==> flow/design.v <==
`timescale 1ns/10ps
module flex_counter
  #(
    parameter NUM_CNT_BITS = 4
    )
  (
   input wire 			   clk,
   input wire 			   n_rst,
   input wire 			   clear,
   input wire 			   count_enable,
   input wire [(NUM_CNT_BITS-1):0] rollover_val,
   output reg [(NUM_CNT_BITS-1):0] count_out,
   output reg 			   rollover_flag
   );
   reg [(NUM_CNT_BITS-1):0] temp_count_out;
   reg 			    temp_rollover_flag;
   always_ff @ (posedge clk, negedge n_rst)
     begin
	if (n_rst == 1'b0)  
	  begin
	     count_out <= '0;
	     rollover_flag <= 1'b0;
	  end
	else
	  begin
	     count_out <= temp_count_out;
	     rollover_flag <= temp_rollover_flag;
	  end
     end  
   always_comb				 
     begin
	temp_count_out = count_out;
	if (clear == 1'b1)
	  begin
	     temp_count_out = '0;
	  end
	else
	  begin
	     if (count_enable == 1'b1)
	       begin
		  temp_count_out = temp_count_out + 1'b1;
		  if (temp_count_out > rollover_val)
		    begin
		       temp_count_out = 1'b1;
		    end
	       end
	  end  
     end  
   always_comb				 
     begin
	temp_rollover_flag = rollover_flag;
	if (clear == 1'b1)
	  begin
	     temp_rollover_flag = 1'b0;
	  end
	else
	  begin
	     if (temp_count_out == rollover_val)
	       begin
		  temp_rollover_flag = 1'b1;
	       end
	     else
	       begin
		  temp_rollover_flag = 1'b0;
	       end
	  end  
     end  
endmodule  
module flex_pts_sr
  #(
    parameter NUM_BITS =4,
    parameter SHIFT_MSB = 1'b1
    )
   (
    input wire 		      clk, n_rst, shift_enable, load_enable,
    input wire [NUM_BITS-1:0] parallel_in,
    output reg 		      serial_out
    );
   reg [NUM_BITS-1:0] 	      parallel;
   reg [NUM_BITS-1:0] 	      parallel_nxt;
   reg 			      serial;
   reg 			      x;
   always_comb
     begin
	if(load_enable)
	  begin
	     parallel_nxt = parallel_in;
	     serial_out = parallel_nxt[NUM_BITS - 1];
	  end
	else
	  begin
	     if(shift_enable)
	       begin
		  if(SHIFT_MSB ==1 )begin
		     parallel_nxt = {parallel[NUM_BITS-2:0],1'b1};
		     serial_out = parallel[NUM_BITS-2];
		  end
		  else
		    begin
		       parallel_nxt= {1'b1,parallel[NUM_BITS-1:1]};
		       serial_out = parallel[0];
		    end
	       end
	     else
	       begin
		  parallel_nxt = parallel;
		  serial_out = 1;
	       end  
	  end
     end  
   always_ff @(posedge clk, negedge n_rst)
     begin
	if(n_rst == 0 )
	  begin
	     parallel <= '1;
	  end
	else
	  begin
	     parallel<= parallel_nxt;
	  end
     end  
   endmodule
`timescale 1ns/10ps
module flex_stp_sr
  #(
    parameter NUM_BITS = 4,
    parameter SHIFT_MSB = 1
    )
  (
   input wire clk,
   input wire n_rst,
   input wire shift_enable,
   input wire serial_in,
   output reg [(NUM_BITS-1):0] parallel_out
   );
   integer 		       i;
   always_ff @ (posedge clk, negedge n_rst)
     begin
	if (n_rst == 1'b0)
	  begin
	     for (i = 0; i < NUM_BITS; i = i + 1)
	       begin
		  parallel_out[i] <= 1;
	       end
	  end
	else
	  begin
             if (shift_enable == 1)
	       begin
		  if (SHIFT_MSB == 1)
		    begin
		       for (i = (NUM_BITS - 1); i > 0; i = i - 1)
			 begin
			    parallel_out[i] <= parallel_out[i - 1];
			 end
		       parallel_out[0] <= serial_in;
		    end
		  else
		    begin
		       for (i = 0; i < (NUM_BITS - 1); i = i + 1)
			 begin
			    parallel_out[i] <= parallel_out[i + 1];
			 end
		       parallel_out[NUM_BITS - 1] <= serial_in;
		    end
	       end  
	  end  
     end  
endmodule  
module tx_sr
  (
   input 	clk,
   input 	n_rst,
   input 	tx_enable,
   input 	load_enable,
   input [31:0] tx_data,
   output reg 	tx_out
   );
   flex_pts_sr #(32, 1) TX_SR
     (
      .clk(clk),
      .n_rst(n_rst),
      .shift_enable(tx_enable),
      .load_enable(load_enable),
      .parallel_in(tx_data),
      .serial_out(tx_out)
      );
endmodule  
module rx_sr
  (
   input 	     clk,
   input 	     n_rst,
   input 	     rx_enable,
   input wire 	     can_bus_data,
   output reg [31:0] rx_data
   );
   flex_stp_sr #(32, 1) RX_SR
     (
      .clk(clk),
      .n_rst(n_rst),
      .shift_enable(rx_enable),
      .serial_in(can_bus_data),
      .parallel_out(rx_data)
      );
endmodule  
module can_crc
  (
   input wire	     data,
   input wire	     crc_en,
   input wire	     clk,
   input wire 	     n_rst,
   output reg [14:0] crc_out
   );
   wire 	 crc_next;
   wire [14:0] 	 crc_temp;
   assign crc_temp = {crc_out[13:0],data};
   always_ff @ (posedge clk, negedge n_rst)
     begin
	if (n_rst == 1'b0)
	  begin
	     crc_out <= '0;
	  end
	else if (crc_en)
	  begin	 
	       crc_out <= crc_temp ^ 15'b0100010110011001;
	  end
     end  
endmodule  
`timescale 1ns / 10ps
module arbitration
  #(localparam [10:0] id = 11'b10101010000)
  (
   input wire clk,
   input wire n_rst,
   input wire rxd,
   input wire arbitration_start,
   output reg win,
   output reg loose 	     
   );
   reg 		     clear;
   wire     count_enable;
   reg 	[3:0]	     count_out;
   reg 		     rollover_flag;
   reg 		     tracking;
   assign count_enable = (arbitration_start && !tracking);
   flex_counter FLEX_COUNTER 
   (
    .clk(clk),
    .n_rst(n_rst),
    .clear(clear),
    .count_enable(count_enable),
    .rollover_val(4'b1010),
    .count_out(count_out),
    .rollover_flag(rollover_flag)
    );
   reg 		     winph;
   reg 		     looseph;
   reg 		     trackingph;
always_comb
  begin
     winph = win;
     looseph = loose;
     trackingph = tracking;
     clear = 0;
     if(arbitration_start)
       begin
     if(id[10-count_out] != rxd && tracking ==0)  
       begin
	  if(id[10-count_out] == 1) 
	    begin
	       trackingph = 1;
	       looseph = 1;
	       clear = 1;
	    end
	  else if(rxd == 1)
	    begin
	       trackingph = 1;
	       winph = 1;
	       clear = 1;
	    end
       end
     if(tracking ==1)
       begin
	  winph = 0;
	  looseph = 0;
	  clear = 1;
       end
       end  
     else
       begin
	  trackingph = 0;
       end  
  end
   always_ff @ (posedge clk, negedge n_rst)
     begin
	if(n_rst == 0)
	  begin
	     win <=0;
	     loose<=0;
	     tracking<=0;
	  end
	else
	  begin
	     win<=winph;
	     loose<=looseph;
	     tracking<=trackingph;
	  end  
     end  
endmodule  
`timescale 1ns / 10ps
module acceptance_filter
  (
   input wire 	clk,
   input wire 	n_rst,
   input wire 	enable,
   input wire 	rxd ,
   input [14:0] crc_calculated,
   output wire 	correct  
   );
   reg 		     clear;
   reg     count_enable;
   reg 	[3:0]	     count_out;
   reg 		     rollover_flag;
   reg 		     tracking;
   flex_counter FLEX_COUNTER 
   (
    .clk(clk),
    .n_rst(n_rst),
    .clear(clear),
    .count_enable(count_enable),
    .rollover_val(4'b1110),
    .count_out(count_out),
    .rollover_flag(rollover_flag)
    );
   reg 		     correctph;
   reg 		     trackingph;
   reg 		     correct1;
   assign correct = (count_out == 14 && correct1);
always_comb
  begin
     trackingph = tracking;
     correctph = 1;
     clear = 0;
     count_enable = 1;
     if(tracking) 
       correctph = 0;
     if(enable && tracking==0)  
       begin
	  clear = 0;
	  correctph = 1;
	  if(crc_calculated[14-count_out] !=rxd)
	    begin
	       correctph = 0;
	       trackingph =1;	       
	    end
       end
     if(!enable)
       begin
	  trackingph = 0;
	  count_enable = 0;
	  clear = 1;
       end
  end  
   always_ff @ (posedge clk, negedge n_rst)
     begin
	if(n_rst == 0)
	  begin
	     tracking<=0;
	     correct1<= 0;
	  end
	else
	  begin
	     correct1 <= correctph;
	     tracking<=trackingph;
	  end  
     end  
endmodule  
`timescale 1ns / 10ps
module can_register
  (
   input wire 	     clk,
   input wire 	     n_rst,
   input wire [31:0] command,
   input wire 	     rxd,
   output reg 	     txd, 
   output reg 	     write_fifo,
   output reg 	     read_fifo,
   output reg [31:0] send_data
   );
   typedef enum      bit [2:0] {SOF, ARBITRATION, CONTROL, DATA, CRC, ACK, EOF} stateType;
   stateType state;
   stateType next_state;
   reg [31:0] 	     rx_data;
   reg 		     rx_enable;
   reg 		     win_lose;
   reg 		     arbitration_start;
   reg 		     crc_enable;
   reg [14:0] 	     crc;
   reg 		     af_enable;
   reg 		     correct;
   reg 		     load_enable;
   reg [31:0] 	     send_data_to_tx;
    reg 		     tx_enable;
   reg [5:0] 	     num_bits;
   reg 		     clear;
   reg 		     count_enable;
   reg [5:0] 	     count_out;
   reg 		     rollover_flag;
   reg [5:0] 	     rollover_val;
 reg [31:0] send_dataph;
   reg [31:0] 	     temp_rx_data;
   wire 		     store_data;
   assign store_data = (state == CRC && count_out == 0);
   always_ff @ (negedge clk)
     begin
	if (n_rst == 1'b0)
	  begin
	     temp_rx_data <= '0;
	  end
	else
	  begin
	     if( store_data)
	       temp_rx_data   <=rx_data;
	  end  
     end  
   reg 	WRITE_CANph;
   reg 	WRITE_CAN;
   acceptance_filter ACCEPT
     (
      .clk(clk),
      .n_rst(n_rst),
      .rxd(rxd),
      .crc_calculated(crc),
      .correct(correct),
      .enable(af_enable)
      );
   wire data_for_crc;
   assign data_for_crc = (WRITE_CAN)? txd : rxd;
   can_crc CRC_module
     (
      .data(data_for_crc),
      .crc_en(crc_enable),
      .clk(clk),
      .n_rst(n_rst),
      .crc_out(crc)
      );
   flex_counter #(6) FLEX_COUNTER
   (
    .clk(clk),
    .n_rst(n_rst),
    .clear(clear),
    .count_enable(count_enable),
    .rollover_val(rollover_val),
    .count_out(count_out),
    .rollover_flag(rollover_flag)
    );
   tx_sr TX_SR
     (
      .clk(clk),
      .n_rst(n_rst),
      .tx_enable(tx_enable),
      .load_enable(load_enable),
      .tx_data(send_data_to_tx),
      .tx_out(txd)
      );
   rx_sr RX_SR
     (
      .clk(clk),
      .n_rst(n_rst),
      .rx_enable(rx_enable),
      .can_bus_data(rxd),
      .rx_data(rx_data)
      );
   arbitration ARBITRATION_module
     (
      .clk(clk),
      .n_rst(n_rst),
      .rxd(rxd),
      .arbitration_start(arbitration_start),
      .win(win),
      .loose(loose)
      );
   wire [31:0]	data_stored_commandph;
   reg 	[31:0]data_stored_command;
   reg 	      sync1; 
   reg 	      sync2;
   reg 	      sync;
   wire       sync_final;
   assign sync_final = (sync1 || sync2);
   assign data_stored_commandph = (sync2) ? command : data_stored_command;
   always_ff @ (posedge clk, negedge n_rst)
     begin
	if (n_rst == 1'b0)
	  begin
	     sync1 <= 0;
	     sync2<=0;
	     state <= SOF;
		send_data <= '0;
	     WRITE_CAN<= 1;
	  end
	else
	  begin
	     sync1<= sync;
	     sync2<= sync1;
	     send_data<= send_dataph;
	     WRITE_CAN<= WRITE_CANph;
	     state <= next_state;
	  end
     end  
   always_ff @( negedge clk)
     begin
	if(n_rst == 1'b0)
	  data_stored_command<= '1;
	else
	  data_stored_command<= data_stored_commandph;
       end
   always_comb
     begin
	next_state = state;
	case(state)
	  SOF:
	    begin
		 next_state = ARBITRATION;
	    end
	  ARBITRATION:
	    begin
	       if (count_out == 10)
		 next_state = CONTROL;
	       else
		 next_state = ARBITRATION;
	    end
	  CONTROL:
	    begin
	       if (count_out == 7)
		 next_state = DATA;
	       else
		 next_state = CONTROL;
	    end
	  DATA:
	    begin
	       if (count_out == 31)
		 next_state = CRC;
	       else
		 next_state = DATA;   
	    end
	  CRC:
	    begin
	       if (count_out == 14)
		 next_state = ACK;
	       else
		 next_state = CRC;
	    end
	  ACK:
	    begin
		 next_state = EOF;
	    end
	  EOF:
	    begin
		 next_state = SOF;
	    end
	endcase  
     end  
   always_comb
     begin
	load_enable = 1'b0;
	send_data_to_tx = '0;
	arbitration_start = 1'b0;
	clear = 1'b0;
	count_enable = 1'b0;
	rollover_val = '0;
	tx_enable = 1'b1;
	rx_enable = 1'b1;
	crc_enable = 1'b0;
	read_fifo = 1'b0;
	write_fifo = 1'b0;
	af_enable = 1'b0;
	WRITE_CANph = WRITE_CAN;
	sync = 0;
	send_dataph = send_data;
	case(state)
	  SOF:
	    begin
	       count_enable = 1'b1;
	       rollover_val = 1;
	       if (count_out == 0)
		 begin
		    load_enable = 1'b1;
		    tx_enable = 1'b1;
		    rx_enable = 1'b1;
		    count_enable = 1'b0;
		    clear = 1'b1;
		 end
	    end  
	  ARBITRATION:
	    begin
	       count_enable = 1'b1;
	       rollover_val = 10;
	       tx_enable = 1;
	       rx_enable = 1;
	       arbitration_start = 1'b1;
	       if (count_out == 0)
		 begin
		    load_enable = 1'b1;
		    tx_enable = 1'b1;
		    rx_enable = 1'b1;
		    send_data_to_tx = { 31'b0101010000000000000000000000000};
		 end
	       else if (count_out != 10)
		   begin
		      if (win)
			begin
			   count_enable = 1'b1;
			   clear = 1'b0;
			   read_fifo = 1'b1;
			   WRITE_CANph = 1;
			   sync = 1;
			end
		      else if (loose)
			begin
			   count_enable = 1'b1;
			   clear = 1'b0;
			   WRITE_CANph = 0;			   
			end
		      else
			begin
			   tx_enable = 1'b1;
			   rx_enable = 1'b1;
			   clear = 1'b0;
			end
		   end
		 else
		   begin
		      count_enable = 1'b0;
		      clear = 1'b1;
		   end
	    end  
	  CONTROL:
	    begin
		send_dataph = '0;	
	       count_enable = 1'b1;
	       rollover_val = 7;
	       if (count_out == 0)
		 begin
		    load_enable = 1'b1;
		    tx_enable = 1'b1;
		    rx_enable = 1'b1;
		    send_data_to_tx = { 31'b00100000000000000000000000000000};
		 end
	       else
		 begin
		    if (count_out != 7)
		      begin
			 tx_enable = 1'b1;
			 rx_enable = 1'b1;
			 send_data_to_tx = {31'b00100000000000000000000000000000};
		      end
		    else
		      begin
			 read_fifo = 1'b0;
			 count_enable = 1'b0;
			 clear = 1'b1;
		      end
		 end  
	    end  
	  DATA:
	    begin	  
	       count_enable = 1'b1;
	       rollover_val = 31;
	       crc_enable = 1'b1;
	        if (count_out == 0)
		 begin
		    load_enable = 1'b1;
		    tx_enable = 1'b1;
		    rx_enable = 1'b1;
		    send_data_to_tx = data_stored_command;
		 end
	       else
		 begin
		    if (count_out != 31)
		      begin
			 tx_enable = 1'b1;
			 rx_enable = 1'b1;
		      end
		    else
		      begin
			 count_enable = 1'b0;
			 clear = 1'b1;
		      end
		 end  
	    end  
	  CRC:
	    begin
	       count_enable = 1'b1;
	       rollover_val = 14;
	       send_data_to_tx = crc<<17;
	       if(count_out >= 1)
		  af_enable = 1'b1;
	       if (count_out == 0)
		 begin
		    load_enable = 1'b1;
		    tx_enable = 1'b1;
		    rx_enable = 1'b1;
		 end
	       else
		 begin
		    if (count_out != 14)
		      begin
			 tx_enable = 1'b1;
			 rx_enable = 1'b1;
		      end
		    else
		      begin
			 tx_enable = 1;
			 count_enable = 1'b0;
			 clear = 1'b1;
		      end  
		 end  
	    end  
	  ACK:
	    begin
	       af_enable = 1'b0;
	       count_enable = 1'b1;
	       rollover_val = 1;
	       if (count_out == 0)
		 begin
		    load_enable = 1'b1;
		    tx_enable = 1'b1;
		    rx_enable = 1'b1;
		    count_enable = 1'b0;
		    clear = 1'b1;
		    if (correct == 1'b1)
		      begin
			 send_data_to_tx = 8'h00000000;
			 send_dataph = temp_rx_data;
			 write_fifo = 1'b1;
		      end
		    else
		      send_data_to_tx = 8'h00;
		 end
	    end  
	  EOF:
	    begin
	       count_enable = 1'b1;
	       rollover_val = 1;
	       if (count_out == 0)
		 begin
		    load_enable = 1'b1;
		    tx_enable = 1'b1;
		    rx_enable = 1'b1;
		    send_data_to_tx = '0;
		    count_enable = 1'b0;
		    clear = 1'b1;
		 end
	    end  
	endcase  
     end  
endmodule  
module Sensor_FIFO_storage
(
	input wire write_clk,
	input wire read_clk,
	input wire n_rst,
	input wire write_command,
	input wire read_command,
	input wire [31:0] write_data,
	output reg fifo_full,
	output reg fifo_empty,
	output reg [31:0] read_data
);
reg write_enable;
reg read_enable;
reg [3:0] write_pointer;
reg [3:0] read_pointer;
logic FIFO_write;
reg read_clear, read_corner_clear;
reg write_clear, write_corner_clear;
reg [7:0][31:0] data;
flex_counter #(4) READ_COUNTER (.clk(read_clk), .n_rst(n_rst), .count_enable(read_enable), .rollover_val(4'd8), .count_out(read_pointer), .clear(read_clear | read_corner_clear));
flex_counter #(4) WRITE_COUNTER (.clk(write_clk), .n_rst(n_rst), .count_enable(write_enable), .rollover_val(4'd8), .count_out(write_pointer), .clear(write_clear | write_corner_clear));
always_comb begin
	write_enable = 0;
	if(write_command) begin
		if(!fifo_full | (fifo_full && ((write_pointer + 1) == read_pointer)))		 
			write_enable = 1;
		else
			write_enable = 0;
	end
end
always_comb begin
	read_enable = 0;
	if(read_command) begin
		if(!fifo_empty)
			read_enable = 1;
		else
			read_enable = 0;
	end
end
always_ff @(posedge write_clk) begin
	if(n_rst == 0) begin
		data[0] <= 32'h0;		 
		data[1] <= 32'h0;
		data[2] <= 32'h0;
		data[3] <= 32'h0;
		data[4] <= 32'h0;
		data[5] <= 32'h0;
		data[6] <= 32'h0;
		data[7] <= 32'h0;
	end
	else begin
		if(FIFO_write && !write_pointer[3])	 
			data[write_pointer[2:0]] <= write_data;
	end
end
always_comb begin
	fifo_empty = 0;
	read_corner_clear = 0;
	write_corner_clear = 0;
	if((read_pointer == write_pointer)) begin
		fifo_empty = 1;
		if(read_pointer != 0) begin
			read_corner_clear = 1;
			write_corner_clear = 1;
		end
	end
end
always_comb begin
	fifo_full = 0;
	if((write_pointer == 4'd8 && read_pointer == 0) || ((write_pointer + 1) == read_pointer))
		fifo_full = 1;
end
assign FIFO_write = !fifo_full;
always_comb begin
	read_clear = 0;
	write_clear = 0;
	if(write_pointer == 4'd8 && read_pointer != 4'd0)	 
		write_clear = 1;
	if(read_pointer == 4'd8)
		read_clear = 1;
end
always_comb begin
	if(fifo_empty || read_pointer[3])	 
		read_data = 0;
	else
		read_data = data[read_pointer[2:0]];
end
endmodule 
module Command_FIFO_storage
(
	input wire write_clk,
	input wire read_clk,
	input wire n_rst,
	input wire write_command,
	input wire read_command,
	input wire [31:0] write_data,
	output reg fifo_full,
	output reg fifo_empty,
	output reg [31:0] read_data
);
reg write_enable;
reg read_enable;
reg [3:0] write_pointer;
reg [3:0] read_pointer;
logic FIFO_write;
reg read_clear, read_corner_clear;
reg write_clear, write_corner_clear;
reg [7:0][31:0] data;
flex_counter #(4) READ_COUNTER (.clk(read_clk), .n_rst(n_rst), .count_enable(read_enable), .rollover_val(4'd8), .count_out(read_pointer), .clear(read_clear | read_corner_clear));
flex_counter #(4) WRITE_COUNTER (.clk(write_clk), .n_rst(n_rst), .count_enable(write_enable), .rollover_val(4'd8), .count_out(write_pointer), .clear(write_clear | write_corner_clear));
always_comb begin
	write_enable = 0;
	if(write_command) begin
		if(!fifo_full | (fifo_full && ((write_pointer + 1) == read_pointer)))	 
			write_enable = 1;
		else
			write_enable = 0;
	end
end
always_comb begin
	read_enable = 0;
	if(read_command) begin
		if(!fifo_empty)
			read_enable = 1;
		else
			read_enable = 0;
	end
end
always_ff @(posedge write_clk) begin
	if(n_rst == 0) begin		 
		data[0] <= 32'h0;
		data[1] <= 32'h0;
		data[2] <= 32'h0;
		data[3] <= 32'h0;
		data[4] <= 32'h0;
		data[5] <= 32'h0;
		data[6] <= 32'h0;
		data[7] <= 32'h0;
	end
	else begin	
		if(FIFO_write && !write_pointer[3])	 
			data[write_pointer[2:0]] <= write_data;
	end
end
always_comb begin
	fifo_empty = 0;
	read_corner_clear = 0;
	write_corner_clear = 0;
	if((read_pointer == write_pointer)) begin
		fifo_empty = 1;
		if(read_pointer != 0) begin
			read_corner_clear = 1;
			write_corner_clear = 1;
		end
	end
end
always_comb begin
	fifo_full = 0;
	if((write_pointer == 4'd8 && read_pointer == 0) || ((write_pointer + 1) == read_pointer))
		fifo_full = 1;
end
assign FIFO_write = !fifo_full;
always_comb begin
	read_clear = 0;
	write_clear = 0;
	if(write_pointer == 4'd8 && read_pointer != 4'd0)	 
		write_clear = 1;
	if(read_pointer == 4'd8)
		read_clear = 1;
end
always_comb begin
	if(fifo_empty || read_pointer[3])	 
		read_data = 0;
	else
		read_data = data[read_pointer[2:0]];
end
endmodule 
module Control_Unit
(
	input clk, n_rst,
	input logic [15:0] command_data, address,
	input logic renable, wenable,
	input logic [2:0] data_size, burst_size,
	output logic [31:0] sensor_data,
	output logic slave_wait,
	input logic sensor_fifo_full, sensor_fifo_empty,
	output logic sensor_read, sensor_write,
	input logic command_fifo_full, command_fifo_empty,
	output logic command_read, command_write,
	input logic [31:0] command_rdata, sensor_rdata,
	output logic [31:0] command_wdata, sensor_wdata,
	input logic [31:0] rx_data,
	input logic read_fifo,
	input logic write_fifo,
	output logic [31:0] tx_data
);
localparam CAN_BUS_READY = 1'b1;
localparam CAN_BUS_BUSY = 1'b0;
typedef enum bit [3:0] {IDLE, CHECK_SENSOR_FIFO, CHECK_COMMAND_FIFO, READ_SENSOR, WRITE_SENSOR, READ_COMMAND, WRITE_COMMAND, NO_SENSOR_DATA, NO_COMMAND_DATA, COMMAND_FULL, WAIT_STATE} stateType;
stateType state, next_state, current, next;
always_ff @ (posedge clk, negedge n_rst) begin
	if(n_rst == 1'b0) begin
		state <= IDLE;
		current <= IDLE;
	end
	else begin
		current <= next;
		state <= next_state;
	end
end
always_comb begin
	tx_data = 32'hFFFFFFFF;
	command_read = 0;
	command_write = 0;
	sensor_read = 0;
	sensor_write = 0;
	sensor_data = 32'h0;
	slave_wait = 1;
	command_wdata = 32'h0;
	sensor_wdata = 32'h0;
	next_state = state;
	next = current;
	case(state) 
		IDLE: begin
			if(write_fifo)
				next_state = WRITE_SENSOR;
			else if(read_fifo)
				next_state = CHECK_COMMAND_FIFO;
			else begin
				next_state = IDLE;
				slave_wait = 1;
			end
		end
		CHECK_COMMAND_FIFO: begin
			slave_wait = 0;
			if(command_fifo_empty)
				next_state = NO_COMMAND_DATA;
			else
				next_state = READ_COMMAND;
		end
		NO_COMMAND_DATA: begin
			next_state = IDLE;
			command_read = 0;
			slave_wait = 0;
		end
		READ_COMMAND: begin
			command_read = 1;
			tx_data = command_rdata;
			next_state = WAIT_STATE;
		end
		WRITE_SENSOR: begin
			sensor_write = 1;
			sensor_wdata = rx_data;
			next_state = WAIT_STATE;
		end
		WAIT_STATE: begin
			if(!read_fifo)
				next_state = IDLE;
			else
				next_state = WAIT_STATE;
			slave_wait = 0;
		end
	endcase
	case(current)
		IDLE: begin
			slave_wait = 0;
			if(wenable)
				next = CHECK_COMMAND_FIFO;
			else if(renable)
				next = CHECK_SENSOR_FIFO;
			else
				next = IDLE;
		end
		CHECK_COMMAND_FIFO: begin
			if(command_fifo_full) begin
				slave_wait = 1;
				next = COMMAND_FULL;
			end
			else
				next = WRITE_COMMAND;
		end
		CHECK_SENSOR_FIFO: begin
			if(sensor_fifo_empty) begin
				slave_wait = 1;
				next = NO_SENSOR_DATA;
			end
			else 
				next = READ_SENSOR;
		end
		COMMAND_FULL: begin
			command_write = 0;
			slave_wait = 1;
			if(renable)
				next = CHECK_SENSOR_FIFO;
			else
				next = IDLE;
		end
		WRITE_COMMAND: begin
			command_write = 1;
			command_wdata = {address, command_data};
			if(renable)
				next = CHECK_SENSOR_FIFO;
			else
				next = IDLE;
			slave_wait = 1;
		end
		NO_SENSOR_DATA: begin
			sensor_read = 0;
			slave_wait = 1;
			if(wenable)
				next = CHECK_COMMAND_FIFO;
			else
				next = IDLE;
		end
		READ_SENSOR: begin
			sensor_read = 1;
			slave_wait = 1;
			sensor_data = sensor_rdata;
			if(wenable)
				next = CHECK_COMMAND_FIFO;
			else
				next = IDLE;
		end	
	endcase
end
endmodule 
module AHB_Slave
#(
	parameter BASE_ADDRESS = 32'h0,
	parameter NUMBER_OF_ADDRESSES = 32		 
)
(
	input logic HCLK, HRESETn, HWRITE, HSEL,
	input logic [31:0] HADDR, HWDATA,
	input logic [1:0] HTRANS,
	input logic [2:0] HBURST, HSIZE,
	output logic [31:0] HRDATA,
	output logic HRESP, HREADYOUT,
	input logic [31:0] sensor_data,
	input logic slave_wait,
	output logic [15:0] command_data, address,
	output logic renable, wenable,
	output logic [2:0] data_size, burst_size
);
localparam ADDRESS_MAX = BASE_ADDRESS + NUMBER_OF_ADDRESSES - 1;
localparam IDLE_TRANS = 2'b00;		 
localparam BUSY_TRANS = 2'b01;		 
localparam NONSEQ_TRANS = 2'b10;	 
localparam SEQ_TRANS = 2'b11;		 
localparam SINGLE_BURST = 3'b000;
localparam INCR_BURST = 3'b001;
localparam WRAP4_BURST = 3'b010;
localparam INCR4_BURST = 3'b011;
localparam WRAP8_BURST = 3'b100;
localparam INCR8_BURST = 3'b101;
localparam WRAP16_BURST = 3'b110;
localparam INCR16_BURST = 3'b111;
localparam SLAVE_OKAY = 1'b0;
localparam SLAVE_ERROR = 1'b1;
localparam SLAVE_READY = 1'b1;
localparam SLAVE_NOTREADY = 1'b0;
typedef enum bit [2:0] {IDLE, READ, WRITE, FIRST_ERROR, SECOND_ERROR} stateType;
stateType state, next_state;
logic [4:0] burst_counter;  
always_ff @ (posedge HCLK, negedge HRESETn) begin
	if(HRESETn == 0) begin
		state <= IDLE;
		burst_counter <= 0;
	end
	else begin
		state <= next_state;
		if(HTRANS == NONSEQ_TRANS)	 
			burst_counter <= 1;
		else if(HTRANS == SEQ_TRANS)
			burst_counter <= burst_counter + 1;
		else
			burst_counter <= burst_counter;
	end
end
always_comb begin
	next_state = state;
	case(state)
		IDLE: begin		 
			if(HSEL) begin
				if((HADDR[14:0] > ADDRESS_MAX) || (HTRANS != NONSEQ_TRANS))
					next_state = FIRST_ERROR;
				else if(HWRITE)
					next_state = WRITE;
				else 
					next_state = READ;
			end
			else
				next_state = IDLE;
		end
		READ: begin
			if(HTRANS == BUSY_TRANS)		 
				next_state = READ;
			else if(HSEL) begin
				if(HADDR[14:0] > ADDRESS_MAX)
					next_state = FIRST_ERROR;
				else if(HSEL && HWRITE && HTRANS == NONSEQ_TRANS)
					next_state = WRITE;
				else if(HSEL && ~HWRITE)
					next_state = READ;
				else
					next_state = FIRST_ERROR;
			end
			else
				next_state = IDLE;
		end
		WRITE: begin			 
			if(HTRANS == BUSY_TRANS)
				next_state = WRITE;
			else if(HSEL) begin
				if(HADDR[14:0] > ADDRESS_MAX)
					next_state = FIRST_ERROR;
				else if(HSEL && ~HWRITE && HTRANS == NONSEQ_TRANS)
					next_state = READ;
				else if(HSEL && HWRITE)
					next_state = WRITE;
				else
					next_state = FIRST_ERROR;
			end
			else
				next_state = IDLE;
		end
		FIRST_ERROR: begin			 
			next_state = SECOND_ERROR;
		end
		SECOND_ERROR: begin
			next_state = IDLE;
		end
	endcase
end
assign HRESP = ((state == FIRST_ERROR) || (state == SECOND_ERROR))? SLAVE_ERROR : SLAVE_OKAY;
assign HRDATA = sensor_data;
assign command_data = HWDATA[15:0];
assign HREADYOUT = ((state == FIRST_ERROR)? 1'b0 : ((state == SECOND_ERROR)? 1'b0 : ~slave_wait));
assign address = {HADDR[31], HADDR[14:0]};
assign burst_size = HBURST;
assign data_size = HSIZE;
assign renable = (state == READ && HTRANS != BUSY_TRANS);
assign wenable = (state == WRITE && HTRANS != BUSY_TRANS);
endmodule 
module AHB2CAN_top
(
	input logic HCLK, HRESETn, HWRITE, HSEL,
	input logic [31:0] HADDR, HWDATA,
	input logic [1:0] HTRANS,
	input logic [2:0] HBURST, HSIZE,
	output logic [31:0] HRDATA,
	output logic HRESP, HREADYOUT,
	input logic rx_data,
	output logic tx_data
);
reg [31:0] sensor_data;
reg [15:0] address, command_data;
reg slave_wait, renable, wenable;
reg [2:0] data_size, burst_size;
reg sensor_fifo_full, sensor_fifo_empty, sensor_read, sensor_write, command_fifo_full, command_fifo_empty, command_read, command_write;
reg [31:0] command_rdata, sensor_rdata, command_wdata, sensor_wdata;
reg read_fifo, write_fifo;
reg [31:0] CAN_rx_data, CAN_tx_data;
AHB_Slave AHBS (.HCLK(HCLK), 
		.HRESETn(HRESETn), 
		.HWRITE(HWRITE),
		.HSEL(HSEL),
		.HADDR(HADDR),
		.HWDATA(HWDATA),
		.HTRANS(HTRANS),
		.HBURST(HBURST),
		.HSIZE(HSIZE),
		.HRDATA(HRDATA),
		.HRESP(HRESP),
		.HREADYOUT(HREADYOUT),
		.sensor_data(sensor_data),
		.address(address),
		.command_data(command_data),
		.slave_wait(slave_wait),
		.renable(renable),
		.wenable(wenable),
		.data_size(data_size),
		.burst_size(burst_size)
);
Control_Unit CU(.clk(HCLK),
		.n_rst(HRESETn),
		.command_data(command_data),
		.address(address),
		.renable(renable),
		.wenable(wenable),
		.data_size(data_size),
		.burst_size(burst_size),
		.sensor_data(sensor_data),
		.slave_wait(slave_wait),
		.sensor_fifo_full(sensor_fifo_full),
		.sensor_fifo_empty(sensor_fifo_empty),
		.command_fifo_full(command_fifo_full),
		.command_fifo_empty(command_fifo_empty),
		.sensor_read(sensor_read),
		.sensor_write(sensor_write),
		.command_read(command_read),
		.command_write(command_write),
		.command_rdata(command_rdata),
		.command_wdata(command_wdata),
		.sensor_rdata(sensor_rdata),
		.sensor_wdata(sensor_wdata),
		.rx_data(CAN_rx_data),
		.read_fifo(read_fifo),
		.write_fifo(write_fifo),
		.tx_data(CAN_tx_data)
);
Sensor_FIFO_storage SFIFO      (.write_clk(HCLK),
				.read_clk(HCLK),
				.n_rst(HRESETn),
				.write_command(sensor_write),
				.read_command(sensor_read),
				.write_data(sensor_wdata),
				.fifo_full(sensor_fifo_full),
				.fifo_empty(sensor_fifo_empty),
				.read_data(sensor_rdata)
);
Command_FIFO_storage CFIFO     (.write_clk(HCLK),
				.read_clk(HCLK),
				.n_rst(HRESETn),
				.write_command(command_write),
				.read_command(command_read),
				.write_data(command_wdata),
				.fifo_full(command_fifo_full),
				.fifo_empty(command_fifo_empty),
				.read_data(command_rdata)
);
can_register CANbus    (.clk(HCLK),
			.n_rst(HRESETn),
			.command(CAN_tx_data),
			.rxd(rx_data),
			.txd(tx_data),
			.write_fifo(write_fifo),
			.read_fifo(read_fifo),
			.send_data(CAN_rx_data)
);
endmodule 		 
==> flow/run.sh <==
#!/bin/bash
# the make line also repeats each setting of config.mk as NAME=value (left out here)
make -C /OpenROAD-flow-scripts/flow DESIGN_CONFIG=/design/flow/config.mk WORK_HOME=/design/flow/orfs CLKGATE_MAP_FILE= finish
==> flow/config.mk <==
export PLATFORM = sky130hd
export DESIGN_NAME = AHB2CAN_top
export DESIGN_NICKNAME = AHB2CAN_top
export VERILOG_FILES = /design/flow/design.v
export SDC_FILE = /design/flow/constraint.sdc
export NUM_CORES = 4
export LEC_CHECK = 0
export CAP_MARGIN = 20
export CORE_ASPECT_RATIO = 0.93
export CORE_MARGIN = 2
export CORE_UTILIZATION = 72
export CTS_CLUSTER_DIAMETER = 29
export CTS_CLUSTER_SIZE = 10
export HOLD_SLACK_MARGIN = 0.29
export PLACE_DENSITY_LB_ADDON = 0.2
export SETUP_SLACK_MARGIN = 0.51
export SLEW_MARGIN = 20
==> flow/constraint.sdc <==
create_clock -name core_clock -period 1.72 [get_ports {HCLK}]
set_input_delay 0.3440 -clock core_clock [delete_from_list [all_inputs] [get_ports {HCLK}]]
set_output_delay 0.3440 -clock core_clock [all_outputs]
set_load 0.01 [all_outputs]
==> job_summary.md, run 1 <==
### Yosys + OpenROAD results

| Metric | Value |
|---|---|
| Outcome | `stopped before the end` |
| Fp_density | `0.7294` |
| Ys flop type | `dfxtp_1` |
| Count of state elements after synthesis | `749` |
| Main area contributors | `dfxtp_1 37%, mux4_2 9.5%, dfrtp_1 8.4%` |
| Last stage | `clock tree synthesis (4_1_cts)` |
| XOR Share, Synth | `0.007440` |
| Core Rows | `73` |
| Placer congestion estimate | `0.8695` |
| Post-synth top cells | `576 x dfxtp_1, 285 x nand2_1, 256 x a32o_1` |
| Synth unique cells | `72` |
| Ys async rst share | `0.2310` |
| Area reported by Yosys stat | `0.03111 mm2` |
| Dominant comb cell | `AND-OR/OR-AND gates` |
| Synthesized area per cell | `11.10 um2` |
| Ys Warns | `15` |
| Yosys simple share | `0.08574` |
| HPWL after DPL | `58.06 mm` |
| DIE WIDTH | `219.6 um` |
| Mapped cell area | `0.03111 mm2` |
| Synthesized net count | `2912` |
| IO Count | `112` |
| Seq share, synth | `0.5125` |
| Die ar. | `0.04489 mm2` |
| Top cell type's share of synthesized area | `0.3706` |
| Port bufs | `73` |
| Synth top cell by count | `dfxtp_1` |
| Synth Area in Adders | `0.01327` |
| Complex Gates by Area | `0.2138` |
| Synthesized instance count | `2802` |
| Mux frac, synth | `0.1200` |
| Area leader, netlist | `dfxtp_1` |
| Core footprint | `0.04265 mm2` |
| Cell count in the Yosys report | `2802` |
| Error | `[ERROR DPL-0038] Utilization greater than 100%, impossible to legalize` |
| Die Ht | `204.5 um` |
| EDFF count, synth | `0` |
[through the flow]
| step | setup TNS, ps | std cells | area (um2) | setup WS, ps |
|---|---|---|---|---|
| after floorplan | -407500 | 2802 | 31700 | -991.7 |
| after global placement | -416020 | 3523 | 35410 | -957.7 |
| after detailed placement | -475040 | 3523 | 35410 | -1069 |
==> inputs of run 2 (changes only) <==
- ABC_AREA: default -> 0
- CELL_PAD_IN_SITES_DETAIL_PLACEMENT: default -> 2
- CELL_PAD_IN_SITES_GLOBAL_PLACEMENT: default -> 1
- CORE_ASPECT_RATIO: 0.93 -> default
- CORE_MARGIN: 2 -> 9
- CORE_UTILIZATION: 72 -> 31
- CTS_CLUSTER_DIAMETER: 29 -> 257
- CTS_CLUSTER_SIZE: 10 -> 27
- HOLD_SLACK_MARGIN: 0.29 -> 0.28
- MAX_ROUTING_LAYER: default -> met5
- PLACE_DENSITY_LB_ADDON: 0.2 -> default
- SETUP_SLACK_MARGIN: 0.51 -> default
- SLEW_MARGIN: 20 -> 25
- clock period: 1.72 -> 10.0 ns (I/O delays scaled with it)
==> run 2 against run 1 <==
Effect of this change:
- now clean on timing, DRC and antenna
- synthesized cell count stayed put
- synthesized area stayed put
- die area is 150% higher
==> job_summary.md, run 2 <==
### Metrics collected by this job

| Metric | Value |
|---|---|
| Area leader, netlist | `dfxtp_1` |
| RR Startpoint | `CFIFO.READ_COUNTER.count_out[2]` |
| Placer congestion estimate | `0.7300` |
| Worst min path class | `flip-flop to flip-flop` |
| Dpl cells | `3903` |
| Area grow syn2layout | `9.129%` |
| Minimum hold slack | `363.9 ps` |
| HPWL after DPL | `59.39 mm` |
| Synth Area in Adders | `0.01327` |
| Clock share of power | `0.352` |
| CP Data Arrival Time | `7230 ps` |
| Pre-CTS WS | `1376 ps` |
| Stages on the worst setup path | `3` |
| Critical-path cell list | `a22oi_1 > o21ai_0 > clkdlybuf4s50_1` |
| Final hold violations | `0` |
| Largest net degree at the start of global routing | `155` |
| Worst reg2reg setup slack | `2270 ps` |
| Antenna violations before repair | `4` |
| Ys flop type | `dfxtp_1` |
| Ys Warns | `15` |
| Global-route wire length before repair | `157.6 mm` |
| Fp_density | `0.3143` |
| Clock-pin slew on the worst setup and hold paths | `110 ps` |
| CTS Buf Count | `31` |
| Max cap viols | `0` |
| NetSw | `1.166 mW` |
| Count of state elements after synthesis | `749` |
| Worst setup path class | `flip-flop to output port` |
| Core footprint | `0.09899 mm2` |
| Starting DRT DRC Count | `1667` |
| Critical path required time | `8000 ps` |
| Peak supply drop | `0.1088 mV` |
| Die Ht | `334.8 um` |
| Clock Tree Buf Depth | `3` |
| Top power group | `registers` |
| Clock net power | `1.71 mW` |
| Main area contributors | `dfxtp_1 37%, mux4_2 9.5%, dfrtp_1 8.4%` |
| GR Overflow Total | `0` |
| GR Util All Layers | `0.1752` |
| Vias in the first global route | `26430` |
| # DRC | `0` |
| Mux frac, synth | `0.1200` |
| Comb pwr | `127 uW` |
| Min-Delay Startpoint | `CANbus.sync1` |
| IO Count | `112` |
| Switching Share | `0.2405` |
| Htree depth | `1` |
| CP startpoint kind | `flip-flop` |
| Post-route ant nets | `0` |
| Root cell of the clock tree | `clkbuf_16` |
| Crit path largest cell delay | `660 ps` |
| Power Sequential | `3.01 mW` |
| Internal power | `3.682 mW` |
| CP Launch Point | `CANbus.data_stored_command[31]` |
| Sink Count | `749` |
| Post-synth top cells | `576 x dfxtp_1, 285 x nand2_1, 256 x a32o_1` |
| Power share of the combinational group | `0.026` |
| Mapped cell area | `0.03111 mm2` |
| Crit path max-delay family | `buffers and inverters` |
| Synth top cell by count | `dfxtp_1` |
| Routed WL | `101.3 mm` |
| Slew headroom | `0.2605` |
| Ys async rst share | `0.2310` |
| Core Rows | `115` |
| Synth unique cells | `72` |
| CTS Hold Buffers Added | `0` |
| Final Max Slew Viols | `0` |
| Hold path depth | `0` |
| Via density | `5.847` |
| Crit path buf inv count | `1` |
| Final setup viols | `0` |
| Synthesized area per cell | `11.10 um2` |
| Reg2Reg Depth | `7` |
| Count of tool warnings | `147` |
| DIE WIDTH | `334.8 um` |
| Drt wl/cell | `25.18 um` |
| Core Util, Final | `0.3430` |
| Via count | `23520` |
| Worst Skew | `43.69 ps` |
| Critical path capture point | `tx_data` |
| Setup TNS | `0 ps` |
| Reg2reg end | `CANbus.data_stored_command[18]` |
| Clock latency (worst-skew pair) | `690 ps` |
| Crit end category | `output port` |
| P_leak | `11.95 nW` |
| Sequential share of power | `0.621` |
| Dominant comb cell | `AND-OR/OR-AND gates` |
| Synthesized instance count | `2802` |
| Unrepaired setup endpoints after global routing | `no` |
| Final cell count without fillers | `4023` |
| XOR Share, Synth | `0.007440` |
| Slowest cell on the critical path | `clkdlybuf4s50_1` |
| Fillers | `10370` |
| Area reported by Yosys stat | `0.03111 mm2` |
| EDFF count, synth | `0` |
| Seq share, synth | `0.5125` |
| Complex Gates by Area | `0.2138` |
| Post-CTS sizing | `0` |
| DRT Pass-1 Iters | `5` |
| Yosys simple share | `0.08574` |
| Outcome | `no timing/DRC/antenna violations` |
| Worst-margin pin slew | `1105 ps` |
| Post-CTS Setup Bufs | `0` |
| Top cell type's share of synthesized area | `0.3706` |
| CP Max Fanout | `2` |
| PwrDens | `142.8 mW/mm2` |
| Cell count in the Yosys report | `2802` |
| Min setup slack post-route | `768.4 ps` |
| Synthesized net count | `2912` |
| Die ar. | `0.1121 mm2` |
| Hold Path Sink | `CANbus.sync2` |
| Final nets | `2822` |
| CTS tree | `built` |
| Port bufs | `73` |
-- run 2: layer usage --
layer,vias to the layer above,GRT usage,wire (um)
li1,10330,-,-
met1,12530,0.2150,42840
met2,501,0.3196,51530
met3,160,0.02243,4480
met4,6,0.04705,2413
met5,-,0,35
-- run 2: area by class of cell --
type | count | area, um2 | share of cell area
sequential | 749 | 15960 | 0.4700
multi-input combinational | 1691 | 13870 | 0.4086
tap | 1287 | 1610 | 0.04743
timing repair buffer | 130 | 1189 | 0.03501
clock buffer | 47 | 855.8 | 0.02521
clock inverter | 73 | 295.3 | 0.008697
inverter | 45 | 171.4 | 0.005048
antenna | 1 | 2.502 | 0.00007370
-- run 2: per-stage QoR --
stage               area [um2]  total power, mW
finish                   33950            4.848
global route             33950            5.036
CTS                      33950            4.899
detailed placement       32800            3.242
global placement         32800            3.235
floorplan                31110            3.169
==> inputs of run 3 (changes only) <==
- ABC_AREA: 0 -> default
- CELL_PAD_IN_SITES_DETAIL_PLACEMENT: 2 -> 0
- CELL_PAD_IN_SITES_GLOBAL_PLACEMENT: 1 -> 0
- CORE_MARGIN: 9 -> 2
- CORE_UTILIZATION: 31 -> 72
- CTS_CLUSTER_DIAMETER: 257 -> 64
- CTS_CLUSTER_SIZE: 27 -> 29
- HOLD_SLACK_MARGIN: 0.28 -> default
- MAX_ROUTING_LAYER: met5 -> met4
- PLACE_DENSITY_LB_ADDON: default -> 0.28
- SETUP_SLACK_MARGIN: default -> 0.62
- SLEW_MARGIN: 25 -> 20
- clock period: 10.0 -> 4.94 ns (I/O delays scaled with it)
==> run 3 against run 2 <==
Effect of this change:
- global-route usage rose by 21 points
- via count rose by 4.2%
- core utilization rose by 45 points
- synthesized area stayed put
- critical endpoint unchanged
- die area is 60% lower
- cell count shrank 16%
- still clean on timing, DRC and antenna
- routed wire length fell by 16%
- sequential power is 100% higher
- design area up 0.60%
- critical path type unchanged
==> job_summary.md, run 3 <==
### Metrics collected by this job

| Metric | Value |
|---|---|
| Area grow syn2layout | `9.788%` |
| Dominant comb cell | `AND-OR/OR-AND gates` |
| Die Ht | `211.9 um` |
| Minimum hold slack | `137.8 ps` |
| Final hold violations | `0` |
| Dpl cells | `3209` |
| Total chip power | `10.54 mW` |
| Clock net power | `4.20 mW` |
| Global-route wire length before repair | `131.3 mm` |
| Critical-path cell list | `a22oi_2 > o21ai_2 > buf_2` |
| Clock latency (worst-skew pair) | `700 ps` |
| Ys Warns | `15` |
| Core Rows | `76` |
| Final nets | `2865` |
| Worst setup path class | `flip-flop to output port` |
| Placer congestion estimate | `0.8278` |
| Peak supply drop | `0.3755 mV` |
| Power Sequential | `6.09 mW` |
| Antenna violations before repair | `1` |
| Via density | `7.267` |
| Synthesized net count | `2912` |
| Final Max Slew Viols | `0` |
| Synthesized area per cell | `11.10 um2` |
| Die ar. | `0.04489 mm2` |
| Max cap viols | `0` |
| Slowest cell on the critical path | `dfxtp_2` |
| Crit end category | `output port` |
| HPWL after DPL | `45.86 mm` |
| Power share of the combinational group | `0.023` |
| Clock share of power | `0.398` |
| CP Max Fanout | `2` |
| DIE WIDTH | `211.9 um` |
| Setup TNS | `0 ps` |
| Worst-margin pin slew | `1117 ps` |
| Critical path required time | `3950 ps` |
| GR Util All Layers | `0.3843` |
| Worst reg2reg setup slack | `560 ps` |
| Slew headroom | `0.2553` |
| Worst Skew | `99.54 ps` |
| Ys async rst share | `0.2310` |
| Main area contributors | `dfxtp_1 37%, mux4_2 9.5%, dfrtp_1 8.4%` |
| CP startpoint kind | `flip-flop` |
| Crit path buf inv count | `1` |
| Top power group | `registers` |
| Switching Share | `0.2511` |
| # DRC | `0` |
| Internal power | `7.892 mW` |
| CTS tree | `built` |
| RR Startpoint | `CFIFO.READ_COUNTER.count_out[0]` |
| Critical path capture point | `tx_data` |
| Core footprint | `0.04289 mm2` |
| Outcome | `no timing/DRC/antenna violations` |
| Area leader, netlist | `dfxtp_1` |
| Count of state elements after synthesis | `749` |
| Htree depth | `2` |
| Placed Area | `0.03200 mm2` |
| P_leak | `12.45 nW` |
| Largest net degree at the start of global routing | `129` |
| Synth unique cells | `72` |
| Complex Gates by Area | `0.2138` |
| Clock Tree Buf Depth | `3` |
| Reg2reg end | `CANbus.data_stored_command[18]` |
| Cell count in the Yosys report | `2802` |
| Synthesized instance count | `2802` |
| Mapped cell area | `0.03111 mm2` |
| GR Overflow Total | `0` |
| Via count | `24510` |
| Post-synth top cells | `576 x dfxtp_1, 285 x nand2_1, 256 x a32o_1` |
| Min setup slack post-route | `59.23 ps` |
| Unrepaired setup endpoints after global routing | `yes` |
| PwrDens | `308.5 mW/mm2` |
| IO Count | `112` |
| Sink Count | `749` |
| Reg2Reg Depth | `6` |
| Final Cell Area | `0.03416 mm2` |
| XOR Share, Synth | `0.007440` |
| Mux frac, synth | `0.1200` |
| CTS Buf Count | `40` |
| Area reported by Yosys stat | `0.03111 mm2` |
| Port bufs | `73` |
| Final cell count without fillers | `3373` |
| Crit path largest cell delay | `320 ps` |
| Count of tool warnings | `148` |
| Fp_density | `0.7255` |
| Vias in the first global route | `24760` |
| Sequential share of power | `0.578` |
| Drt wl/cell | `25.23 um` |
| Synth top cell by count | `dfxtp_1` |
| Core Util, Final | `0.7965` |
| NetSw | `2.646 mW` |
| Root cell of the clock tree | `clkbuf_16` |
| Seq share, synth | `0.5125` |
| CP Launch Point | `CANbus.data_stored_command[31]` |
| Synth Area in Adders | `0.01327` |
| Top cell type's share of synthesized area | `0.3706` |
| Final setup viols | `0` |
| Ys flop type | `dfxtp_1` |
| Starting DRT DRC Count | `3091` |
| Clock-pin slew on the worst setup and hold paths | `120 ps` |
| EDFF count, synth | `0` |
| Comb pwr | `245 uW` |
| Crit path max-delay family | `flip-flops` |
| Worst min path class | `input pin to async pin` |
| Pre-CTS WS | `150.7 ps` |
| Stages on the worst setup path | `3` |
| Yosys simple share | `0.08574` |
| CP Data Arrival Time | `3890 ps` |
| Routed WL | `85.09 mm` |
| DRT Pass-1 Iters | `6` |
| Post-route ant nets | `0` |
## run 3: repair_timing
item | in CTS | in global routing
buffers inserted | 7 | 12
pin swaps | 2 | 3
hold buffers | 0 | 0
gates resized | 19 | 23
cloned | 1 | 6
setup endpoints to repair | 92 | 87
## run 3: final cells by class
cell class / instances / area [um2]
clock inverter: 92 / 620.6
antenna: 1 / 2.502
tap: 585 / 732.0
fill: 2478 / 8727
clock buffer: 46 / 1045
multi-input combinational: 1691 / 13890
timing repair buffer: 164 / 1734
inverter: 45 / 170.2
sequential: 749 / 15960
## run 3: per-layer routing
| metal | global-route usage | routed length (um) | vias up |
|---|---|---|---|
| met5 | - | 0 | - |
| met4 | 0.2093 | 4424 | 0 |
| met3 | 0.06587 | 8215 | 379 |
| met2 | 0.6286 | 41870 | 1527 |
| met1 | 0.4562 | 30570 | 12150 |
| li1 | - | - | 10450 |
==> inputs of run 4 (changes only) <==
- ABC_AREA: default -> 1
- CELL_PAD_IN_SITES_DETAIL_PLACEMENT: 0 -> 2
- CELL_PAD_IN_SITES_GLOBAL_PLACEMENT: 0 -> 1
- CORE_MARGIN: 2 -> 3
- CORE_UTILIZATION: 72 -> 50
- CTS_CLUSTER_DIAMETER: 64 -> default
- CTS_CLUSTER_SIZE: 29 -> 71
- MIN_ROUTING_LAYER: default -> met2
- PLACE_DENSITY_LB_ADDON: 0.28 -> 0.14
- SETUP_SLACK_MARGIN: 0.62 -> default
- clock period: 4.94 -> 5.15 ns (I/O delays scaled with it)
==> run 4 against run 3 <==
Effect of this change:
- the flow now stops in detailed placement (3_5_place_dp)
- synthesized cell count is 140% higher
- die area rose by 98%
- synthesized area is 37% higher
==> job_summary.md, run 4 <==
### Yosys + OpenROAD results

| Metric | Value |
|---|---|
| Synth Area in Adders | `0.009698` |
| Synthesized net count | `6839` |
| Synthesized area per cell | `6.327 um2` |
| Core Rows | `106` |
| Core footprint | `0.08395 mm2` |
| Dominant comb cell | `simple AND/OR/NAND/NOR gates` |
| Count of state elements after synthesis | `749` |
| IO Count | `112` |
| Area reported by Yosys stat | `0.04258 mm2` |
| Synth top cell by count | `nand2_1` |
| Main area contributors | `dfxtp_1 27%, nand2_1 16%, a21oi_1 10%` |
| DIE WIDTH | `297.8 um` |
| Synthesized instance count | `6729` |
| Ys Warns | `15` |
| Ys async rst share | `0.2310` |
| Yosys simple share | `0.3270` |
| Area leader, netlist | `dfxtp_1` |
| Cell count in the Yosys report | `6729` |
| Top cell type's share of synthesized area | `0.2708` |
| Fp_density | `0.5072` |
| Seq share, synth | `0.3745` |
| XOR Share, Synth | `0.004496` |
| Complex Gates by Area | `0.1893` |
| Placer congestion estimate | `0.8735` |
| Synth unique cells | `49` |
| Ys flop type | `dfxtp_1` |
| Mapped cell area | `0.04258 mm2` |
| Outcome | `stopped before the end` |
| Die ar. | `0.08869 mm2` |
| Mux frac, synth | `0` |
| Die Ht | `297.8 um` |
| Error | `[ERROR DPL-0033] detailed placement checks failed during check placement.` |
| Last stage | `detailed placement (3_5_place_dp)` |
| Post-synth top cells | `1835 x nand2_1, 939 x nor2_1, 890 x a21oi_1` |
| EDFF count, synth | `0` |
| Port bufs | `73` |
==> run 4: metrics by stage <==
stage                   cell area (um2)  cells
after floorplan                   42580   6729
after global placement            43650   7486
==> inputs of run 5 (changes only) <==
- ABC_AREA: 1 -> default
- CELL_PAD_IN_SITES_DETAIL_PLACEMENT: 2 -> default
- CELL_PAD_IN_SITES_GLOBAL_PLACEMENT: 1 -> default
- CORE_MARGIN: 3 -> 2
- CORE_UTILIZATION: 50 -> 51
- CTS_CLUSTER_SIZE: 71 -> default
- MAX_ROUTING_LAYER: met4 -> default
- MIN_ROUTING_LAYER: met2 -> default
- PLACE_DENSITY_LB_ADDON: 0.14 -> default
- clock period: 5.15 -> 7.38 ns (I/O delays scaled with it)
==> run 5 against run 4 <==
Effect of this change:
- the run now finishes clean
- die area fell by 29%
- synthesized cell count fell by 58%
- synthesized area fell by 27%
==> job_summary.md, run 5 <==
### Metrics collected by this job

| Metric | Value |
|---|---|
| Outcome | `no timing/DRC/antenna violations` |
| Largest net degree at the start of global routing | `155` |
| Unrepaired setup endpoints after global routing | `no` |
| Fp_density | `0.5155` |
| Post-CTS sizing | `0` |
| Final nets | `2872` |
| Critical path required time | `5900 ps` |
| GR Util All Layers | `0.2655` |
| Ys async rst share | `0.2310` |
| Area grow syn2layout | `12.56%` |
| Starting DRT DRC Count | `1872` |
| RR Startpoint | `CFIFO.READ_COUNTER.count_out[1]` |
| Synth Area in Adders | `0.01327` |
| CTS Buf Count | `79` |
| CTS tree | `built` |
| Critical path capture point | `tx_data` |
| CP Launch Point | `CANbus.data_stored_command[31]` |
| Reg2Reg Depth | `6` |
| Synthesized net count | `2912` |
| EDFF count, synth | `0` |
| DIE WIDTH | `251.0 um` |
| # DRC | `0` |
| Max cap viols | `0` |
| Synthesized area per cell | `11.10 um2` |
| Hold Path Sink | `CANbus.RX_SR.RX_SR.parallel_out[4]` |
| Setup TNS | `0 ps` |
| Sink Count | `749` |
| Clock Tree Buf Depth | `3` |
| Via density | `6.395` |
| Clock share of power | `0.491` |
| Main area contributors | `dfxtp_1 37%, mux4_2 9.5%, dfrtp_1 8.4%` |
| Synth top cell by count | `dfxtp_1` |
| Antenna violations before repair | `2` |
| Worst Skew | `45.77 ps` |
| Power Sequential | `4.08 mW` |
| Drt wl/cell | `23.19 um` |
| Dominant comb cell | `AND-OR/OR-AND gates` |
| Clock latency (worst-skew pair) | `640 ps` |
| Complex Gates by Area | `0.2138` |
| Peak supply drop | `0.1784 mV` |
| Register area | `0.01596 mm2` |
| CP Max Fanout | `2` |
| Ant. Diodes | `0` |
| GR Overflow Total | `0` |
| Critical-path cell list | `a22oi_1 > o21ai_0 > clkdlybuf4s50_1` |
| Internal power | `6.489 mW` |
| Global-route wire length before repair | `132.2 mm` |
| DRT Pass-1 Iters | `7` |
| Post-synth top cells | `576 x dfxtp_1, 285 x nand2_1, 256 x a32o_1` |
| Core Rows | `90` |
| Seq share, synth | `0.5125` |
| Stages on the worst setup path | `3` |
| Count of state elements after synthesis | `749` |
| Clock-pin slew on the worst setup and hold paths | `60 ps` |
| Ys flop type | `dfxtp_1` |
| Sequential share of power | `0.489` |
| XOR Share, Synth | `0.007440` |
| Fillers | `5034` |
| Routed WL | `83.69 mm` |
| Worst-margin pin slew | `1148 ps` |
| Comb pwr | `165 uW` |
| Slowest cell on the critical path | `clkdlybuf4s50_1` |
| Crit path buf inv count | `1` |
| Synthesized instance count | `2802` |
| CP Data Arrival Time | `5670 ps` |
| HPWL after DPL | `46.71 mm` |
| Final Max Slew Viols | `0` |
| Mux frac, synth | `0.1200` |
| Count of tool warnings | `148` |
| Reg2reg end | `CANbus.data_stored_command[0]` |
| Worst setup path class | `flip-flop to output port` |
| Area reported by Yosys stat | `0.03111 mm2` |
| P_leak | `12.78 nW` |
| IO Count | `112` |
| Post-CTS Setup Bufs | `0` |
| Vias in the first global route | `23010` |
| Core footprint | `0.06036 mm2` |
| NetSw | `1.859 mW` |
| Mapped cell area | `0.03111 mm2` |
| CTS Hold Buffers Added | `0` |
| Port bufs | `73` |
| Die Ht | `251.0 um` |
| Pre-CTS WS | `809.7 ps` |
| Min-Delay Startpoint | `CANbus.RX_SR.RX_SR.parallel_out[3]` |
| Cell count in the Yosys report | `2802` |
| Placer congestion estimate | `0.8297` |
| Ys Warns | `15` |
| Root cell of the clock tree | `clkbuf_16` |
| Final hold violations | `0` |
| PwrDens | `238.4 mW/mm2` |
| Worst min path class | `flip-flop to flip-flop` |
| Clock net power | `4.10 mW` |
| Slew headroom | `0.2344` |
| Crit path max-delay family | `buffers and inverters` |
| Switching Share | `0.2227` |
| Htree depth | `3` |
| Die ar. | `0.06300 mm2` |
| Crit path largest cell delay | `600 ps` |
| Final setup viols | `0` |
| CP startpoint kind | `flip-flop` |
| Area leader, netlist | `dfxtp_1` |
| Worst reg2reg setup slack | `1350 ps` |
| Post-route ant nets | `0` |
| Via count | `23080` |
| Minimum hold slack | `354.0 ps` |
| Top power group | `the clock network` |
| Hold path depth | `0` |
| Logic area | `0.01387 mm2` |
| Synth unique cells | `72` |
| Crit end category | `output port` |
| Yosys simple share | `0.08574` |
| Power share of the combinational group | `0.020` |
| Top cell type's share of synthesized area | `0.3706` |
| Min setup slack post-route | `234.3 ps` |
## run 5: area by class of cell
type,count,area share
repair buffers,132,0.03483
clock inverters,99,0.01643
multi-input cells,1691,0.3959
inverters,45,0.004894
flip-flops and latches,749,0.4556
clock buffers,111,0.06431
well taps,782,0.02794
## run 5: layer usage
layer	GRT usage	wire [um]	up-vias
li1	-	-	10510
met1	0.3376	34520	11690
met2	0.4649	42080	723
met3	0.04152	4949	152
met4	0.08452	2114	4
met5	0	21	-
## run 5: stage by stage
| step | cells | utilization | area (um2) | power (mW) |
|---|---|---|---|---|
| detailed placement | 3400 | 0.5334 | 32190 | 4.383 |
| CTS | 3609 | 0.5801 | 35020 | 8.421 |
| global route | 3609 | 0.5802 | 35020 | 8.616 |
| finish | 3609 | 0.5802 | 35020 | 8.348 |
| global placement | 3400 | 0.5334 | 32190 | 4.380 |
| floorplan | 2802 | - | 31110 | 4.294 |
==> inputs of run 6 (changes only) <==
- CAP_MARGIN: 20 -> 5
- CELL_PAD_IN_SITES_DETAIL_PLACEMENT: default -> 0
- CELL_PAD_IN_SITES_GLOBAL_PLACEMENT: default -> 0
- CORE_UTILIZATION: 51 -> 72
- CTS_CLUSTER_DIAMETER: default -> 348
- CTS_CLUSTER_SIZE: default -> 15
- MAX_ROUTING_LAYER: default -> met4
- PLACE_DENSITY_LB_ADDON: default -> 0.04
- SETUP_SLACK_MARGIN: default -> 0.49
- clock period: 7.38 -> 4.94 ns (I/O delays scaled with it)
==> run 6 against run 5 <==
Effect of this change:
- still clean
- die area shrank 29%
- synthesized cell count did not move
- synthesized area is the same
- via count is 4.5% higher
- first-iteration DRC count rose by 30%
- sequential power is 49% higher
- count of clock-buffer cells in the layout decreased by 29
- core utilization up 22 points
- largest cell class unchanged
==> job_summary.md, run 6 <==
### Metrics collected by this job

| Metric | Value |
|---|---|
| Slew headroom | `0.2792` |
| NetSw | `2.471 mW` |
| Sink Count | `749` |
| Dominant comb cell | `AND-OR/OR-AND gates` |
| DIE WIDTH | `211.9 um` |
| Clock-pin slew on the worst setup and hold paths | `70 ps` |
| Min setup slack post-route | `50.60 ps` |
| GR Util All Layers | `0.3840` |
| Vias in the first global route | `24060` |
| Power Sequential | `6.09 mW` |
| Area leader, netlist | `dfxtp_1` |
| Ys async rst share | `0.2310` |
| Clock latency (worst-skew pair) | `660 ps` |
| Htree depth | `2` |
| Largest net degree at the start of global routing | `129` |
| Root cell of the clock tree | `clkbuf_16` |
| Pre-CTS WS | `158.0 ps` |
| DRT Pass-1 Iters | `6` |
| Synthesized area per cell | `11.10 um2` |
| Comb pwr | `248 uW` |
| Clock Tree Buf Depth | `3` |
| Peak supply drop | `0.3581 mV` |
| CP Launch Point | `CANbus.data_stored_command[31]` |
| Top cell type's share of synthesized area | `0.3706` |
| Final Max Slew Viols | `0` |
| IO Count | `112` |
| RR Startpoint | `CFIFO.READ_COUNTER.count_out[0]` |
| Min-Delay Startpoint | `CANbus.RX_SR.RX_SR.parallel_out[10]` |
| Count of tool warnings | `148` |
| Global-route wire length before repair | `130.7 mm` |
| CP Data Arrival Time | `3900 ps` |
| Hold path depth | `0` |
| Slowest cell on the critical path | `dfxtp_2` |
| # DRC | `0` |
| Synthesized instance count | `2802` |
| Synth unique cells | `72` |
| Crit path max-delay family | `flip-flops` |
| Synth Area in Adders | `0.01327` |
| Final setup viols | `0` |
| Hold Path Sink | `CANbus.RX_SR.RX_SR.parallel_out[11]` |
| Crit end category | `output port` |
| Worst min path class | `flip-flop to flip-flop` |
| Main area contributors | `dfxtp_1 37%, mux4_2 9.5%, dfrtp_1 8.4%` |
| Port bufs | `73` |
| Critical path capture point | `tx_data` |
| HPWL after DPL | `46.17 mm` |
| Fp_density | `0.7255` |
| Top power group | `registers` |
| Core Util, Final | `0.7992` |
| Ys flop type | `dfxtp_1` |
| Ys Warns | `15` |
| Clock net power | `4.77 mW` |
| P_leak | `12.57 nW` |
| Dpl cells | `3223` |
| Max cap viols | `0` |
| Worst-margin pin slew | `1081 ps` |
| Synthesized net count | `2912` |
| Complex Gates by Area | `0.2138` |
| Antenna violations before repair | `0` |
| Post-route ant nets | `0` |
| Sequential share of power | `0.548` |
| Reg2Reg Depth | `5` |
| CP startpoint kind | `flip-flop` |
| Internal power | `8.640 mW` |
| Routed WL | `83.92 mm` |
| Worst reg2reg setup slack | `600 ps` |
| Seq share, synth | `0.5125` |
| PwrDens | `324.2 mW/mm2` |
| CTS tree | `built` |
| Switching Share | `0.2224` |
| Fillers | `2583` |
| Die Ht | `211.9 um` |
| Mapped cell area | `0.03111 mm2` |
| Area reported by Yosys stat | `0.03111 mm2` |
| EDFF count, synth | `0` |
| Worst setup path class | `flip-flop to output port` |
| Die ar. | `0.04489 mm2` |
| Critical-path cell list | `a22oi_2 > o21ai_2 > buf_2` |
| GR Overflow Total | `0` |
| Synth top cell by count | `dfxtp_1` |
| Final cell count without fillers | `3393` |
| Ant. Diodes | `0` |
| Yosys simple share | `0.08574` |
| Outcome | `no timing/DRC/antenna violations` |
| Starting DRT DRC Count | `2435` |
| Count of state elements after synthesis | `749` |
| Final hold violations | `0` |
| Cell count in the Yosys report | `2802` |
| Via count | `24110` |
| Final nets | `2873` |
| Via density | `7.106` |
| Crit path largest cell delay | `310 ps` |
| Clock share of power | `0.429` |
| Mux frac, synth | `0.1200` |
| Post-synth top cells | `576 x dfxtp_1, 285 x nand2_1, 256 x a32o_1` |
| Core Rows | `76` |
| Placer congestion estimate | `0.8700` |
| Reg2reg end | `CANbus.data_stored_command[31]` |
| XOR Share, Synth | `0.007440` |
| Area grow syn2layout | `10.16%` |
| Core footprint | `0.04289 mm2` |
| Critical path required time | `3950 ps` |
| Crit path buf inv count | `1` |
| Stages on the worst setup path | `3` |
| Minimum hold slack | `365.1 ps` |
| Power share of the combinational group | `0.022` |
| Drt wl/cell | `24.73 um` |
| CTS Hold Buffers Added | `0` |
| CTS Buf Count | `55` |
| Worst Skew | `44.81 ps` |
| Unrepaired setup endpoints after global routing | `yes` |
| CP Max Fanout | `2` |
==> run 6: area by class of cell <==
class	instances	area [um2]	area share
Clock buffer	82	1478	0.04311
Clock inverter	84	513.0	0.01497
Inverter	45	171.4	0.005001
Multi-Input combinational cell	1691	13870	0.4048
Sequential cell	749	15960	0.4658
Tap cell	585	732.0	0.02136
Timing Repair Buffer	157	1544	0.04505
==> run 6: timing repair <==
| item | 4_1_cts | 5_1_grt |
|---|---|---|
| setup endpoints to repair | 30 | 11 |
| buffers inserted | 3 | 2 |
| pin swaps | 1 | 0 |
| resized | 10 | 7 |
==> run 6: routing by layer <==
| layer | part of all wire | routed length [um] | up-vias | GRT usage |
|---|---|---|---|---|
| li1 | - | - | 10460 | - |
| met1 | 0.37 | 31210 | 12000 | 0.4582 |
| met2 | 0.49 | 41390 | 1345 | 0.6371 |
| met3 | 0.088 | 7349 | 312 | 0.05474 |
| met4 | 0.047 | 3965 | 0 | 0.2016 |
| met5 | 0 | 0 | - | - |
==> run 6: through the flow <==
step           TNS, ps  power (mW)  instance area [um2]
6_report             0       11.11                34280
2_1_floorplan        0       6.415                31120
3_3_place_gp         0       6.536                32180
5_1_grt         -17.00       11.39                34280
3_5_place_dp         0       6.543                32180
4_1_cts              0       11.13                34220
Power is estimated from default activity; no workload was simulated.
